==> pepper: inputs <==
// median
module median
#(
    parameter MEM_DATA_WIDTH = 32,
    parameter LUT_ADDR_WIDTH = 10,  
    parameter MEM_ADDR_WIDTH = 10,  
    parameter PIXEL_DATA_WIDTH = 8,
    parameter IMG_WIDTH  = 320,
    parameter IMG_HEIGHT = 320
)(
    input clk,  
    input rst_n,  
    input [31:0] word0,
    input [31:0] word1,
    input [31:0] word2,
    output [PIXEL_DATA_WIDTH-1:0] pixel1,
    output [PIXEL_DATA_WIDTH-1:0] pixel2,
    output [PIXEL_DATA_WIDTH-1:0] pixel3,
    output [PIXEL_DATA_WIDTH-1:0] pixel4,
    output [LUT_ADDR_WIDTH-1:0] raddr_a,
    output [LUT_ADDR_WIDTH-1:0] raddr_b,
    output [LUT_ADDR_WIDTH-1:0] raddr_c,
    output [MEM_ADDR_WIDTH-1:0] waddr
);
Settings: LEC_CHECK=0, CAP_MARGIN=20, CORE_MARGIN=2, CORE_UTILIZATION=70, CTS_CLUSTER_DIAMETER=219, CTS_CLUSTER_SIZE=37, SETUP_SLACK_MARGIN=4.42, SLEW_MARGIN=20; clock period 24.4 ns.
run.sh (not shown) runs the stock make flow with config.mk's settings and CLKGATE_MAP_FILE=.
==> inputs of tundra, as changes to pepper <==
--- a/flow/config.mk
+++ b/flow/config.mk
@@ -7,8 +7,7 @@
 export LEC_CHECK = 0
 export CAP_MARGIN = 20
 export CORE_MARGIN = 2
-export CORE_UTILIZATION = 70
-export CTS_CLUSTER_DIAMETER = 219
-export CTS_CLUSTER_SIZE = 37
-export SETUP_SLACK_MARGIN = 4.42
+export CORE_UTILIZATION = 68
+export CTS_CLUSTER_DIAMETER = 47
+export CTS_CLUSTER_SIZE = 42
 export SLEW_MARGIN = 20
==> flow/constraint.sdc (replaced) <==
create_clock -name core_clock -period 16.2 [get_ports {clk}]
set_input_delay 3.2400 -clock core_clock [delete_from_list [all_inputs] [get_ports {clk}]]
set_output_delay 3.2400 -clock core_clock [all_outputs]
set_load 0.01 [all_outputs]
==> inputs of cedar, as changes to pepper <==
==> flow/config.mk (replaced) <==
export PLATFORM = sky130hd
export DESIGN_NAME = median
export DESIGN_NICKNAME = median
export VERILOG_FILES = /design/flow/design.v
export SDC_FILE = /design/flow/constraint.sdc
export NUM_CORES = 4
export LEC_CHECK = 0
export ABC_AREA = 1
export CAP_MARGIN = 20
export CORE_MARGIN = 2
export CORE_UTILIZATION = 71
export MAX_ROUTING_LAYER = met4
export SLEW_MARGIN = 20
==> flow/constraint.sdc (replaced) <==
create_clock -name core_clock -period 21.6 [get_ports {clk}]
set_input_delay 4.3200 -clock core_clock [delete_from_list [all_inputs] [get_ports {clk}]]
set_output_delay 4.3200 -clock core_clock [all_outputs]
set_load 0.01 [all_outputs]
==> inputs of quartz, as changes to pepper <==
--- a/flow/config.mk
+++ b/flow/config.mk
@@ -7,8 +7,7 @@
 export LEC_CHECK = 0
 export CAP_MARGIN = 20
 export CORE_MARGIN = 2
-export CORE_UTILIZATION = 70
-export CTS_CLUSTER_DIAMETER = 219
-export CTS_CLUSTER_SIZE = 37
-export SETUP_SLACK_MARGIN = 4.42
+export CORE_UTILIZATION = 72
+export PLACE_DENSITY = 0.66
+export SETUP_SLACK_MARGIN = -1.43
 export SLEW_MARGIN = 20
==> flow/constraint.sdc (replaced) <==
create_clock -name core_clock -period 23.7 [get_ports {clk}]
set_input_delay 4.7400 -clock core_clock [delete_from_list [all_inputs] [get_ports {clk}]]
set_output_delay 4.7400 -clock core_clock [all_outputs]
set_load 0.01 [all_outputs]
==> ci_impl_report.md <==
### Metrics collected by this job

| Metric | Value |
|---|---|
| Simple share | `0.1779` |
| Status | `aborted with a tool error` |
| Synthesized instance count | `3090` |
| Dominant kind of combinational cell | `AND-OR/OR-AND gates` |
| Synth Area in XOR/XNOR | `0.02813` |
| Error msg | `[ERROR GRT-0116] Global routing finished with congestion. Check the congestion regions in the DRC Viewer.` |
| Hold Buf Count CTS | `0` |
| Stop stage | `global routing (5_1_grt)` |
| Top-count cell post-synth | `ha_1` |
| Overflow after GRT | `523` |
| Chip area | `34840 um^2` |
| Initial Util | `0.7141` |
| Top-area cell share | `0.2299` |
Source of the figures above: pepper

==> ci_impl_report.md <==
## Synthesis and layout report

| Metric | Value |
|---|---|
| Status | `timing/DRC/antenna clean` |
| Hold Buf Count CTS | `0` |
| Area leader, netlist | `ha_1` |
| Synth Area in XOR/XNOR | `0.01690` |
| Die H | `181.2 um` |
| GR Util met2 | `0.7159` |
| Chip area | `32830 um^2` |
| CP dominant cell by count | `nand2_1` |
| Synthesized instance count | `3554` |
| Ant diodes | `1` |
| Top-count cell post-synth | `nand2_1` |
| Dominant kind of combinational cell | `simple AND/OR/NAND/NOR gates` |
| ClkCell Share | `0.02322` |
| Initial Util | `0.7249` |
| Worst EP required | `17.28 ns` |
| Top-area cell share | `0.2408` |
Source of the figures above: cedar

==> ci_impl_report.md <==
## Synthesis and layout report

| Metric | Value |
|---|---|
| Status | `complete, but fails checks` |
| Layout Check Fails | `max-capacitance violations, max-slew violations, negative setup slack` |
| Vias/cell | `7.303` |
| First-pass GRT wire length | `135200 um` |
| Synthesized instance count | `3090` |
| Vias | `28260` |
| Final worst setup slack | `-2.919 ns` |
| Top-area cell share | `0.2299` |
| Simple share | `0.1779` |
| Top-count cell post-synth | `ha_1` |
| Maxcap violations | `3` |
| Total Neg Setup Slack | `-23.77 ns` |
| Setup Viol. Count Final | `20` |
| Chip area | `33890 um^2` |
| Dominant kind of combinational cell | `AND-OR/OR-AND gates` |
| Hold Path Stages | `1` |
| Data buffer area share | `0.1285` |
| Hold Buf Count CTS | `0` |
| Final Max Slew Viols | `10` |
| Initial Util | `0.7362` |
| Synth Area in XOR/XNOR | `0.02813` |
Source of the figures above: quartz

==> ci_impl_report.md <==
### Metrics collected by this job

| Metric | Value |
|---|---|
| Adder Share, Synth | `0.2342` |
| Initial Util | `0.6929` |
| Top-area cell share | `0.2299` |
| Stop stage | `clock tree synthesis (4_1_cts)` |
| Status | `aborted with a tool error` |
| Simple share | `0.1779` |
| Error msg | `[ERROR DPL-0038] Utilization greater than 100%, impossible to legalize` |
| Synthesized instance count | `3090` |
| Synth Area in XOR/XNOR | `0.02813` |
| Dominant kind of combinational cell | `AND-OR/OR-AND gates` |
Source of the figures above: tundra

